Setup of run A:
==> flow/design.v (excerpt) <==
module conv(
           input Aclk,
           input rst,
           input [7:0] Xin,
           input [7:0] Kin,
           output reg [7:0] Rout,
           output reg result_done
       );
clock: 6.5 ns
lec_check: 0
cap_margin: 20
core_aspect_ratio: 0.92
core_margin: 2
core_utilization: 72
cts_cluster_size: 51
place_density_lb_addon: 0.0
setup_slack_margin: 1.83
slew_margin: 20
tns_end_percent: 65
run.sh (not shown) runs the stock make flow with config.mk's settings and CLKGATE_MAP_FILE=.
What the final checks of run A revealed, after a flow that finished every stage, was a layout that fails on negative setup slack.
Edits applied to the flow inputs when going from run A to run B:
- CTS_CLUSTER_SIZE removed (was 51)
- CORE_ASPECT_RATIO removed (was 0.92)
- PLACE_DENSITY_LB_ADDON removed (was 0.0)
- SETUP_SLACK_MARGIN removed (was 1.83)
- TNS_END_PERCENT changed from 65 to 15
- PLACE_DENSITY newly set to 0.4
- the clock period (ns, I/O delays scaled along) changed from 6.5 to 5.62
[summary]
What the final checks of run B revealed, after a flow that finished every stage, was a layout that fails on negative setup slack.
Post-layout minimum cycle time up 0.16 ns in run B wrt run A
Re number of setup violations in the final report: run A and run B aren't equal, and the higher value belongs to run B.
Diff run A -> run B: worst hold margin has decreased, met2 layer usage reported by global route has increased, first-iteration DRC count has increased.
Run B ended up with edfxtp_1 as its highest-delay cell along the critical path; run A ended up with fa_1.
Delta (run B minus run A): floorplan die area held steady, buffer and inverter count on the worst path grew by 1.
Re final critical-path setup slack: run B is 1.04 ns down on run A.
Between run A and run B, global-route wire length before repair is higher for run B, run A comes in under that.
Diff run A and run B: number of global-route vias before repair lower in run A
Setup changes, run B to run C
- swapping 72 for 40 in CORE_UTILIZATION
- clearing TNS_END_PERCENT, which used to be 15
- clearing PLACE_DENSITY, which used to be 0.4
- swapping 5.62 for 7.85 in the clock period (ns, I/O delays scaled along)
Both conditions hold for run C: the flow ran to the end and the final layout passed the timing, DRC and antenna checks. No crash in run B: every stage finished, but the layout fails its final checks due to negative setup slack. Run B → run C: normalized max-slew margin saw a decrease; maximum fanout count along the critical path saw an increase; number of nets in the final layout saw a decrease; number of buffers inserted to repair setup after CTS saw a decrease; average detailed-routed wire length per instance saw a decrease. Going from run B to run C, sum of routed wire segments on met1 rose 4.3 mm; weighted congestion reported at the end of routability-driven placement fell 9.8%; core outline area rose 82%. Hold slack for run C is lower than for run B.
Here is what was changed in the inputs of run D compared with run C.
- a change of CORE_UTILIZATION from 40 to 65
- a change of the clock period (ns, I/O delays scaled along) from 7.85 to 6.45
==> comparison <==
Across run C and run D, a clean result was obtained everywhere but in run D.
The final report for run D shows a completed flow and a layout that fails verification, specifically negative setup slack.
Wire length per cell after detailed routing (lower): run C
Diff run C -> run D: top achievable clock speed up 13 MHz; minimum setup slack in the final design down 0.73 ns; global routing met1 resource utilization up 18 points.
Looking at beginning of the critical path, the kernel[0][2] result is from run C; the pattern[4][0] one comes from run D.
Changes in run E relative to run D:
- a change of CORE_UTILIZATION from 65 to 40
- a change of the clock period (ns, I/O delays scaled along) from 6.45 to 10.0
--- outcome ---
Run E went all the way through the flow, and no timing, DRC or antenna check failed. [compare] base=run D new=run E: final clock period utilization by the worst path now smaller, total number of vias now smaller. Relative to run D, relative area of non-clock buffer cells in the final design has decreased by 7.5 points in run E. Summary of run E over run D: met1 layer usage reported by global route fell 19 points, final design area excluding fillers has decreased, setup slack picked up an extra 2.65 ns, horizontal die dimension went up 50 um. In the metrics for run E and run D, the one carrying the higher met3 track utilization from global routing is run D.

* * *

Setup of JK:
conv again, from the RTL that the note above started with.
Design conv, start of the top module:
module conv(
           input Aclk,
           input rst,
           input [7:0] Xin,
           input [7:0] Kin,
           output reg [7:0] Rout,
           output reg result_done
       );
reg [7:0] pattern [9-1:0];
reg [4:0] daddr;
wire pattern_done;
reg [7:0] kernel [4-1:0];
reg [4:0] kaddr;
wire kernel_done;
reg [7:0] result [4-1:0];
reg [4:0] out_cnt;
integer i;
assign pattern_done = (daddr-1>=9) ? 1'd1 : 1'd0;
always@(posedge Aclk)
begin
    if(rst)
    begin
        for(i=0;i<9;i=i+1)
        begin
            pattern[i] <= 7'd0;
        end
        daddr <= 5'd1;   
    end
    else
    begin
        if(pattern_done)
        begin
            pattern[daddr] <= pattern[daddr];
            daddr <= daddr;
        end
        else
        begin
            pattern[daddr-1] <= Xin;
            daddr <= daddr + 5'd1;
        end
    end
end
assign kernel_done = (kaddr-1>=4) ? 1'd1 : 1'd0;
always@(posedge Aclk)
  ...
Settings: LEC_CHECK=0, CAP_MARGIN=20, CORE_MARGIN=2, CORE_UTILIZATION=72, PLACE_DENSITY_LB_ADDON=0.0, SLEW_MARGIN=20; clock period 6.5 ns.
Complete run, failing final checks: JK, reason negative setup slack.
Input changes introduced in MS (baseline for comparison: JK):
- changing CAP_MARGIN from 20 to 0
- setting CORE_ASPECT_RATIO to 0.92 for the first time
- setting CTS_CLUSTER_SIZE to 51 for the first time
- setting TNS_END_PERCENT to 65 for the first time
- setting CTS_CLUSTER_DIAMETER to 397 for the first time
- setting SETUP_SLACK_MARGIN to 1.83 for the first time
==> comparison <==
| MS | all stages done | FAIL | negative setup slack |
Comparing MS and JK, fraction of met2 tracks used by global routing is higher on JK.
MS vs. JK: worst slew margin relative to its limit went down by 8.1 points, chip area in the Yosys report closely matched the old numbers.
MS packs its core looser than JK.
For the clock buffer count, MS came in 1 higher than JK did.
Compared with JK, in MS global-route usage over all layers went down; total wire length went down.
[inputs] AL vs MS
- CTS_CLUSTER_SIZE no longer set, was 51
- CAP_MARGIN now 20, was 0
- SETUP_SLACK_MARGIN no longer set, was 1.83
- CORE_ASPECT_RATIO no longer set, was 0.92
- PLACE_DENSITY_LB_ADDON no longer set, was 0.0
- CTS_CLUSTER_DIAMETER no longer set, was 397
- CORE_UTILIZATION now 59, was 72
- TNS_END_PERCENT no longer set, was 65
- the clock period (ns, I/O delays scaled along) now 5.12, was 6.5
==> comparison <==
None of the runs AL and MS ends with a clean layout.
MS ran in full, but the layout does not pass; the checks complain about negative setup slack.
In the metrics for AL and MS, the one carrying the higher post-route clock period utilization is AL.
In AL, the initial antenna violation count came out 2 above the value in MS.
Highest net fanout along the worst path in AL vs MS: down 16
MS → AL: headroom to the max-slew limit moved up, worst reg2reg path depth moved down.
[inputs] TR vs AL
- CORE_UTILIZATION changed from 59 to 47
- SETUP_SLACK_MARGIN newly set to 1.17
- the clock period (ns, I/O delays scaled along) changed from 5.12 to 4.88
==> results <==
Status TR: flow complete, layout not clean - negative setup slack. From TR to AL, remaining number of nets flagged by the antenna check after routing did not move at all. TR: final critical-path required period is 0.053 ns lower than what AL reported. Taking AL as the reference point, the floorplan utilization of TR falls by 12 points.
